sierra:
==> flow/design.v (excerpt) <==
module Top_FFT #(
    parameter   INTEGER_SIZE = 4,
                FRACT_SIZE = 14,
                NFFT = 64
) (
    input       wire                                             clk, rst,
    input       wire                                             start_FFT,
    input       wire    signed  [INTEGER_SIZE+FRACT_SIZE-1:0]    serial_in_r, serial_in_i,
    output      wire    signed  [INTEGER_SIZE+FRACT_SIZE-1:0]    serial_out_r, serial_out_i,
    output      wire                                             end_FFT, data_valid_FFT
);
==> flow/config.mk <==
export PLATFORM = sky130hd
export DESIGN_NAME = Top_FFT
export DESIGN_NICKNAME = Top_FFT
export VERILOG_FILES = /design/flow/design.v
export SDC_FILE = /design/flow/constraint.sdc
export NUM_CORES = 4
export LEC_CHECK = 0
export CAP_MARGIN = 20
export CORE_MARGIN = 2
export CORE_UTILIZATION = 65
export CTS_CLUSTER_DIAMETER = 28
export PLACE_DENSITY = 0.6
export SETUP_SLACK_MARGIN = 0.73
export SLEW_MARGIN = 20
==> flow/constraint.sdc <==
create_clock -name core_clock -period 6.92 [get_ports {clk}]
set_input_delay 1.3840 -clock core_clock [delete_from_list [all_inputs] [get_ports {clk}]]
set_output_delay 1.3840 -clock core_clock [all_outputs]
set_load 0.01 [all_outputs]
run.sh (not shown) runs the stock make flow with config.mk's settings and CLKGATE_MAP_FILE=.
From the logs: sierra reached the end of the flow and failed the layout checks with negative setup slack.
Input changes introduced in onyx (baseline for comparison: sierra):
Settings: TNS_END_PERCENT: unset -> 5; CORE_UTILIZATION: 65 -> 72; CTS_CLUSTER_DIAMETER: 28 -> unset; SETUP_SLACK_MARGIN: 0.73 -> unset; the clock period (ns, I/O delays scaled along): 6.92 -> 8.03.
Results
onyx: it failed with a tool error in 5_1_grt, so there are no final results. In onyx relative to sierra, number of resized instances in the post-cts repair step had gone down by more than a quarter. onyx vs sierra on floorplan utilization: onyx is the higher one. Diff onyx..sierra | fraction of registers with async set/reset | unchanged.
Input-level comparison between nickel and onyx:
Settings: CORE_UTILIZATION now 40, was 72; TNS_END_PERCENT no longer set, was 5; the clock period (ns, I/O delays scaled along) now 12.0, was 8.03.
Notes after the runs:
nickel finished every stage and its layout cleared the timing, DRC and antenna checks.
onyx: DPL-0033 in 5_1_grt -> run aborted
Post-synthesis instance total: nickel vs onyx identical
Taking onyx as the reference, in nickel area of the synthesized netlist per yosys stat now sits at about the same level; core footprint now sits higher; global placement routability congestion now sits lower.
Die outline height (nickel / onyx): 1.3

---

Setup of wip/yarrow:
Starting RTL as in the previous note.
make LEC_CHECK=0 ABC_AREA=1 CAP_MARGIN=5 CORE_ASPECT_RATIO=0.5 CORE_MARGIN=2 CORE_UTILIZATION=70 CTS_CLUSTER_DIAMETER=72 CTS_CLUSTER_SIZE=54 GPL_ROUTABILITY_DRIVEN=1 SETUP_SLACK_MARGIN=1.59 SLEW_MARGIN=20 TNS_END_PERCENT=75 finish   # period 5.96 ns
wip/yarrow: GRT-0232 in 5_1_grt -> run aborted
--- input diff wip/yarrow..wip/lagoon ---
- clearing SETUP_SLACK_MARGIN, which used to be 1.59
- swapping 72 for 227 in CTS_CLUSTER_DIAMETER
- putting PLACE_DENSITY at 0.6 where nothing was set
- clearing CTS_CLUSTER_SIZE, which used to be 54
- clearing GPL_ROUTABILITY_DRIVEN, which used to be 1
- clearing CORE_ASPECT_RATIO, which used to be 0.5
- clearing TNS_END_PERCENT, which used to be 75
- swapping 5 for 20 in CAP_MARGIN
- clearing ABC_AREA, which used to be 1
- swapping 5.96 for 7.41 in the clock period (ns, I/O delays scaled along)
## What came out
- The final report for wip/lagoon shows a completed flow and a layout that fails verification, specifically negative setup slack.
- Going from wip/yarrow to wip/lagoon, the die area was shrunk.
- Compared to wip/yarrow, wip/lagoon has share of synthesized area occupied by flip-flops and latches 1.5 points higher.
- Compared with wip/yarrow, wip/lagoon shows synthesized instance count lower by 3356.
- wip/lagoon ended with more post-synthesis xor/xnor area fraction than wip/yarrow.
- wip/lagoon vs. wip/yarrow: synthesis area per yosys now smaller; synthesized area now smaller.
- Number of placed I/O pins: wip/yarrow vs wip/lagoon identical
Changes in wip/harbor relative to wip/lagoon:
- putting CTS_CLUSTER_SIZE at 14 where nothing was set
- swapping 7.41 for 6.88 in the clock period (ns, I/O delays scaled along)
### Flow results
- Completing all stages was not enough for wip/harbor: its layout failed the final checks because of negative setup slack.
- What the final checks of wip/lagoon revealed, after a flow that finished every stage, was a layout that fails on negative setup slack.
- In the tables for wip/harbor and wip/lagoon, routed metal-1 wirelength reads lower with wip/harbor.
- Diff wip/harbor and wip/lagoon: worst setup slack lower in wip/harbor
- Relative to wip/lagoon, portion of the layout cell area used by non-clock buffers increased by 0.98 points in wip/harbor.
- Iteration tally of the first detailed-router pass: wip/harbor and wip/lagoon compared, higher one is wip/lagoon
- wip/harbor vs wip/lagoon on maximum frequency: wip/harbor is the lower one.
- The run with more routed wire is wip/lagoon, not wip/harbor.
diff inputs: wip/harbor => wip/tundra
- CTS_CLUSTER_SIZE removed (was 14)
- CORE_UTILIZATION changed from 70 to 64
- CTS_CLUSTER_DIAMETER removed (was 227)
- the clock period (ns, I/O delays scaled along) changed from 6.88 to 12.6
==> results <==
First-iteration DRC count, wip/harbor and wip/tundra: lower on wip/tundra
When wip/tundra is set beside wip/harbor, its final period demand of the worst path turns out to be 2.13 ns larger.
wip/tundra finished every stage and its layout cleared the timing, DRC and antenna checks.
Summary of wip/tundra over wip/harbor: wire length moved down; combinational group share of total power fell 0.7 points; critical path depth went up; floorplan utilization now sits lower.
Power and IR drop assume default switching activity.
